==> run E: inputs <==
==> flow/design.v (excerpt) <==
module pixel_generation(
    input clk,                               
    input reset,                             
    input video_on,                          
    input [9:0] x, y,    
    input KEY_UP, KEY_DOWN, KEY_LEFT, KEY_RIGHT,
    output reg [11:0] rgb                    
    );
    reg [1:0] direction;
    reg [1:0] game_state;
    reg [1:0] lives_rem;
    reg game_result;
    reg [1:0] gs;                            
    reg gr;                                  
    parameter X_MAX = 639;                   
    parameter Y_MAX = 479;                   
    parameter SQ_RGB = 12'h00F;              
    parameter BG_RGB = 12'h000;              
    parameter SQUARE_SIZE = 32;              
    parameter SQUARE_VELOCITY_POS = 1;           
    parameter SQUARE_VELOCITY_NEG = 1;
    parameter RECT_RGB = 12'hFFF;
    parameter FLAG_RGB = 12'hF00;
    parameter FLAG_STICK_RGB = 12'hFF0;
    parameter GAME_OVER_RGB = 12'hF0F;
    parameter GAME_START_RGB = 12'h000;
    parameter START_RGB = 12'hFFF;
    parameter WON_RGB = 12'hFFF;
    parameter LOST_RGB = 12'hFFF;
    parameter LIVES_RGB = 12'hF0F;
    wire refresh_tick;
    assign refresh_tick = ((y == 481) && (x == 0)) ? 1 : 0;
    wire [9:0] sq_x_l, sq_x_r;               
    wire [9:0] sq_y_t, sq_y_b;               
    reg [9:0] sq_x_reg, sq_y_reg;            
    wire [9:0] sq_x_next, sq_y_next;         
    reg [9:0] x_delta_reg, y_delta_reg;      
    reg [9:0] x_delta_next, y_delta_next;    
    always @(posedge clk or posedge reset)
        if(reset) begin
            sq_x_reg <= 0;
            sq_y_reg <= 430;
            x_delta_reg <= SQUARE_VELOCITY_POS;
            y_delta_reg <= SQUARE_VELOCITY_POS;
            direction <= 2'b00;
            game_state <= 2'b00;
            lives_rem <= 2'b11;
            game_result <= 1'b0;
        end
        else begin
            gs = game_state;
  ...
Settings: LEC_CHECK=0, ABC_AREA=1, CAP_MARGIN=20, CORE_MARGIN=7, CORE_UTILIZATION=72, CTS_CLUSTER_DIAMETER=28, CTS_CLUSTER_SIZE=72, MAX_ROUTING_LAYER=met4, MIN_ROUTING_LAYER=met1, SETUP_SLACK_MARGIN=0.41, SLEW_MARGIN=20, TNS_END_PERCENT=70; clock period 3.47 ns.
run.sh (not shown) runs the stock make flow with config.mk's settings and CLKGATE_MAP_FILE=.
==> run H: changes against run E <==
ABC_AREA = not set   (was 1)
CORE_MARGIN = 2   (was 7)
CORE_UTILIZATION = 66   (was 72)
CTS_CLUSTER_DIAMETER = not set   (was 28)
CTS_CLUSTER_SIZE = not set   (was 72)
MAX_ROUTING_LAYER = not set   (was met4)
MIN_ROUTING_LAYER = not set   (was met1)
SETUP_SLACK_MARGIN = not set   (was 0.41)
TNS_END_PERCENT = not set   (was 70)
==> flow/constraint.sdc (replaced) <==
create_clock -name core_clock -period 8.18 [get_ports {clk}]
set_input_delay 1.6360 -clock core_clock [delete_from_list [all_inputs] [get_ports {clk}]]
set_output_delay 1.6360 -clock core_clock [all_outputs]
set_load 0.01 [all_outputs]
==> run C: changes against run E <==
CORE_MARGIN = 2   (was 7)
CORE_UTILIZATION = 44   (was 72)
CTS_CLUSTER_DIAMETER = 177   (was 28)
CTS_CLUSTER_SIZE = 30   (was 72)
MAX_ROUTING_LAYER = not set   (was met4)
MIN_ROUTING_LAYER = not set   (was met1)
SETUP_SLACK_MARGIN = not set   (was 0.41)
TNS_END_PERCENT = not set   (was 70)
==> flow/constraint.sdc (replaced) <==
create_clock -name core_clock -period 10.0 [get_ports {clk}]
set_input_delay 2.0000 -clock core_clock [delete_from_list [all_inputs] [get_ports {clk}]]
set_output_delay 2.0000 -clock core_clock [all_outputs]
set_load 0.01 [all_outputs]
==> notes <==
Run E died in clock tree synthesis (4_1_cts) on DPL-0038. Run C finished clean. Run H ran to the end with no violations.
Between run H and run C, the lower global-route usage is in run C (gap 14 points).
Of run H and run C, run C has the higher clock skew (gap 0.0099 ns).
Between run C and run H, the lower setup slack is in run H (gap 1.5 ns).
Between run H and run C, the lower cell count is in run H (gap about 26%, measured against run C).
In flip-flop count, run H and run C do not differ.
In sequential share of layout area, run C and run H hardly differ.
Of run C and run H, run C has the higher routed wire length (gap about 4%, measured against run H).
==> figures <==
Outcome: run H timing/DRC/antenna clean; run C timing/DRC/antenna clean; run E did not finish
Last stage reached: run H -; run C -; run E clock tree synthesis (4_1_cts)
Clock root buffer master: run H sky130_fd_sc_hd__clkbuf_16; run C sky130_fd_sc_hd__clkbuf_16; run E -
Combinational cell area excluding buffers and inverters: run H 9900 um^2; run C 9170 um^2; run E -
Synth Area in Compound Gates: run H 40.6%; run C 16.9%; run E 16.9%
Met3 routed wirelength: run H 9460 um; run C 6750 um; run E -
Source-to-sink clock delay at the later pin of the worst-skew pair: run H 0.28 ns; run C 0.31 ns; run E -
Final core utilization: run H 70.1%; run C 47.0%; run E -
Gr busiest metal: run H met2; run C met2; run E -
Number of multi-input combinational cells: run H 1531; run C 1905; run E -
Cell Count Post-Placement: run H 1931; run C 2610; run E 2846
Detailed-route wire length per cell: run H 26.4 um; run C 20.3 um; run E -
Clock buffers: run H 5; run C 6; run E -
Sum Neg Setup Slack: run H 0 ns; run C 0 ns; run E -
Simple-gate share of the synthesized area: run H 32.7%; run C 56.0%; run E 56.0%
Vias: run H 16100; run C 15900; run E -
Maximum fanout count along the critical path: run H 13; run C 8; run E -
Flop-to-flop setup slack: run H 2.36 ns; run C 5.35 ns; run E -
Met1 capacity usage during global routing: run H 67.8%; run C 50.9%; run E -
Fraction of standard cell area that is sequential: run H 7.12%; run C 7.12%; run E -
Met3 Resource Use GR: run H 24.0%; run C 9.12%; run E -

==> run a: inputs <==
pixel_generation again, from the RTL that the note above started with.
==> flow/design.v (excerpt) <==
module pixel_generation(
    input clk,                               
    input reset,                             
    input video_on,                          
    input [9:0] x, y,    
    input KEY_UP, KEY_DOWN, KEY_LEFT, KEY_RIGHT,
    output reg [11:0] rgb                    
    );
clock: 4.13 ns
lec_check: 0
abc_area: 1
cap_margin: 15
core_margin: 7
core_utilization: 72
cts_cluster_diameter: 398
cts_cluster_size: 72
max_routing_layer: met5
min_routing_layer: met1
place_density: 0.37
setup_slack_margin: -0.14
slew_margin: 40
tns_end_percent: 100
==> run b (differences from run a) <==
- CORE_ASPECT_RATIO: default -> 1.39
- CORE_MARGIN: 7 -> 2
- CTS_CLUSTER_DIAMETER: 398 -> default
- CTS_CLUSTER_SIZE: 72 -> 10
- MAX_ROUTING_LAYER: met5 -> default
- MIN_ROUTING_LAYER: met1 -> default
- PLACE_DENSITY: 0.37 -> default
- SETUP_SLACK_MARGIN: -0.14 -> default
- SLEW_MARGIN: 40 -> 20
- TNS_END_PERCENT: 100 -> 10
==> flow/constraint.sdc (replaced) <==
create_clock -name core_clock -period 4.52 [get_ports {clk}]
set_input_delay 0.9040 -clock core_clock [delete_from_list [all_inputs] [get_ports {clk}]]
set_output_delay 0.9040 -clock core_clock [all_outputs]
set_load 0.01 [all_outputs]
==> comparison <==
- Between run a and run b, the lower die area is in run b (gap about 16%, measured against run b).
- Run a did not get past global routing. Run b failed in global routing with GRT-0116.
- In synthesized area, run b and run a do not differ.
- Synthesized cell count is the same in run a and run b.

==> inputs of job 2834 <==
Starting RTL as in the previous note.
// pixel_generation
module pixel_generation(
    input clk,                               
    input reset,                             
    input video_on,                          
    input [9:0] x, y,    
    input KEY_UP, KEY_DOWN, KEY_LEFT, KEY_RIGHT,
    output reg [11:0] rgb                    
    );
Settings: LEC_CHECK=0, CAP_MARGIN=35, CELL_PAD_IN_SITES_GLOBAL_PLACEMENT=1, CORE_ASPECT_RATIO=1.04, CORE_MARGIN=2, CORE_UTILIZATION=40, CTS_CLUSTER_DIAMETER=23, CTS_CLUSTER_SIZE=44, HOLD_SLACK_MARGIN=-0.01, SETUP_SLACK_MARGIN=-0.73, SLEW_MARGIN=20; clock period 9.57 ns.
==> job 5792 (differences from job 2834) <==
- CAP_MARGIN: 35 -> 20
- CELL_PAD_IN_SITES_GLOBAL_PLACEMENT: 1 -> unset
- CORE_ASPECT_RATIO: 1.04 -> unset
- CORE_UTILIZATION: 40 -> 68
- CTS_CLUSTER_DIAMETER: 23 -> 394
- CTS_CLUSTER_SIZE: 44 -> 99
- HOLD_SLACK_MARGIN: -0.01 -> unset
- PLACE_DENSITY: unset -> 0.36
- SETUP_SLACK_MARGIN: -0.73 -> unset
==> flow/constraint.sdc (replaced) <==
create_clock -name core_clock -period 5.96 [get_ports {clk}]
set_input_delay 1.1920 -clock core_clock [delete_from_list [all_inputs] [get_ports {clk}]]
set_output_delay 1.1920 -clock core_clock [all_outputs]
set_load 0.01 [all_outputs]
==> results <==
item	job 5792	job 2834
Die height	135.0 um	178.1 um
Final period utilization	0.9710	0.8849
Post-CTS resize count	9	0
Normalized max-slew margin	0.2827	0.2990
Metal2 WL	18.95 mm	26.65 mm
Clk ins delay skew pair	0.29 ns	0.31 ns
Tally of clock buffers in the finished layout	7	5
Number of inserted filler cells in the final layout	1321	3044
Dpl hpwl	37.08 mm	45.06 mm
Run status	timing/DRC/antenna clean	timing/DRC/antenna clean
Met3 GRT Util	0.2248	0.08209
Wl on met1	17.81 mm	23.49 mm
R2R setup slack	0.36 ns	3.51 ns
Bufs and invs on worst path	5	3
Multi-input gate area	0.009995 mm2	0.009894 mm2
Last element of the critical path	rgb[6]	rgb[1]
Global Route met1 Usage	0.6899	0.5053
Met2 demand-to-capacity share in global routing	0.7301	0.6091
Startpoint of the most critical setup path	x[0]	x[2]

==> inputs of run B <==
pixel_generation again, from the RTL that the note above started with.
==> flow/design.v (excerpt) <==
module pixel_generation(
    input clk,                               
    input reset,                             
    input video_on,                          
    input [9:0] x, y,    
    input KEY_UP, KEY_DOWN, KEY_LEFT, KEY_RIGHT,
    output reg [11:0] rgb                    
    );
    reg [1:0] direction;
    reg [1:0] game_state;
    reg [1:0] lives_rem;
    reg game_result;
    reg [1:0] gs;                            
    reg gr;                                  
    parameter X_MAX = 639;                   
    parameter Y_MAX = 479;                   
    parameter SQ_RGB = 12'h00F;              
    parameter BG_RGB = 12'h000;              
    parameter SQUARE_SIZE = 32;              
    parameter SQUARE_VELOCITY_POS = 1;           
    parameter SQUARE_VELOCITY_NEG = 1;
    parameter RECT_RGB = 12'hFFF;
    parameter FLAG_RGB = 12'hF00;
    parameter FLAG_STICK_RGB = 12'hFF0;
    parameter GAME_OVER_RGB = 12'hF0F;
    parameter GAME_START_RGB = 12'h000;
    parameter START_RGB = 12'hFFF;
    parameter WON_RGB = 12'hFFF;
    parameter LOST_RGB = 12'hFFF;
    parameter LIVES_RGB = 12'hF0F;
    wire refresh_tick;
    assign refresh_tick = ((y == 481) && (x == 0)) ? 1 : 0;
    wire [9:0] sq_x_l, sq_x_r;               
    wire [9:0] sq_y_t, sq_y_b;               
    reg [9:0] sq_x_reg, sq_y_reg;            
    wire [9:0] sq_x_next, sq_y_next;         
    reg [9:0] x_delta_reg, y_delta_reg;      
    reg [9:0] x_delta_next, y_delta_next;    
    always @(posedge clk or posedge reset)
        if(reset) begin
            sq_x_reg <= 0;
            sq_y_reg <= 430;
            x_delta_reg <= SQUARE_VELOCITY_POS;
            y_delta_reg <= SQUARE_VELOCITY_POS;
            direction <= 2'b00;
            game_state <= 2'b00;
            lives_rem <= 2'b11;
            game_result <= 1'b0;
        end
        else begin
            gs = game_state;
            gr = game_result;
            if (gs == 2'b00 && KEY_UP) gs = 2'b01;
            if (gs == 2'b10 && KEY_UP) begin
  ...
make LEC_CHECK=0 CAP_MARGIN=20 CORE_MARGIN=2 CORE_UTILIZATION=72 CTS_CLUSTER_DIAMETER=357 CTS_CLUSTER_SIZE=37 PLACE_DENSITY_LB_ADDON=0.0 SETUP_SLACK_MARGIN=0.49 SLEW_MARGIN=20 TNS_END_PERCENT=5 finish   # period 5.57 ns
==> inputs of run X, as changes to run B <==
Settings changed: CORE_UTILIZATION 72 to 58, CTS_CLUSTER_DIAMETER 357 to unset, CTS_CLUSTER_SIZE 37 to unset, PLACE_DENSITY_LB_ADDON 0.0 to unset, SETUP_SLACK_MARGIN 0.49 to unset, TNS_END_PERCENT 5 to unset.
==> flow/constraint.sdc (replaced) <==
create_clock -name core_clock -period 8.23 [get_ports {clk}]
set_input_delay 1.6460 -clock core_clock [delete_from_list [all_inputs] [get_ports {clk}]]
set_output_delay 1.6460 -clock core_clock [all_outputs]
set_load 0.01 [all_outputs]
==> inputs of run R, as changes to run B <==
Settings changed: CTS_CLUSTER_DIAMETER 357 to 398, CTS_CLUSTER_SIZE 37 to 99, PLACE_DENSITY set to 0.83, PLACE_DENSITY_LB_ADDON 0.0 to unset, SETUP_SLACK_MARGIN 0.49 to unset, TNS_END_PERCENT 5 to 10.
==> flow/constraint.sdc (replaced) <==
create_clock -name core_clock -period 7.29 [get_ports {clk}]
set_input_delay 1.4580 -clock core_clock [delete_from_list [all_inputs] [get_ports {clk}]]
set_output_delay 1.4580 -clock core_clock [all_outputs]
set_load 0.01 [all_outputs]
==> inputs of run F, as changes to run B <==
Settings changed: CORE_UTILIZATION 72 to 68, CTS_CLUSTER_DIAMETER 357 to 394, CTS_CLUSTER_SIZE 37 to 99, PLACE_DENSITY set to 0.36, PLACE_DENSITY_LB_ADDON 0.0 to unset, SETUP_SLACK_MARGIN 0.49 to -0.46, TNS_END_PERCENT 5 to unset.
==> flow/constraint.sdc (replaced) <==
create_clock -name core_clock -period 5.06 [get_ports {clk}]
set_input_delay 1.0120 -clock core_clock [delete_from_list [all_inputs] [get_ports {clk}]]
set_output_delay 1.0120 -clock core_clock [all_outputs]
set_load 0.01 [all_outputs]
==> comparison table <==
|  | run R | run F | run X | run B |
|---|---|---|---|---|
| Outcome | finished clean | complete, but fails checks | finished clean | aborted with a tool error |
| Last stage reached | - | - | - | 5_1_grt |
| Layout check failures | - | setup timing | - | - |
| Cell count of the worst reg-to-reg path | 15 | 12 | 15 | - |
| Critical path endpoint | rgb[0] | rgb[2] | rgb[8] | - |
| Layout overhead on the synthesized area | 5.26% | 19.7% | 4.83% | - |
| Critical Path Source | x[2] | x[1] | x[2] | - |
| Net total in the final layout | 1821 | 2032 | 1801 | - |
| Register clock-pin slew on the reported worst setup and hold paths | 0.06 ns | 0.06 ns | 0.06 ns | - |
| Post-layout util | 77.3% | 83.6% | 62.4% | - |
| Levels on crit path | 12 | 14 | 13 | - |
| Met1 WL | 17300 µm | 18500 µm | 19700 µm | - |
| Critical path type | primary input to primary output | primary input to primary output | primary input to primary output | - |
| Critical Path RT | 5.83 ns | 4.05 ns | 6.58 ns | - |
| Number of well taps | 216 | 220 | 265 | - |
| Routed wirelength normalized by instance count | 26.1 µm | 24.1 µm | 26.8 µm | - |
| Die Size | 0.0172 mm² | 0.0182 mm² | 0.0213 mm² | 0.0172 mm² |
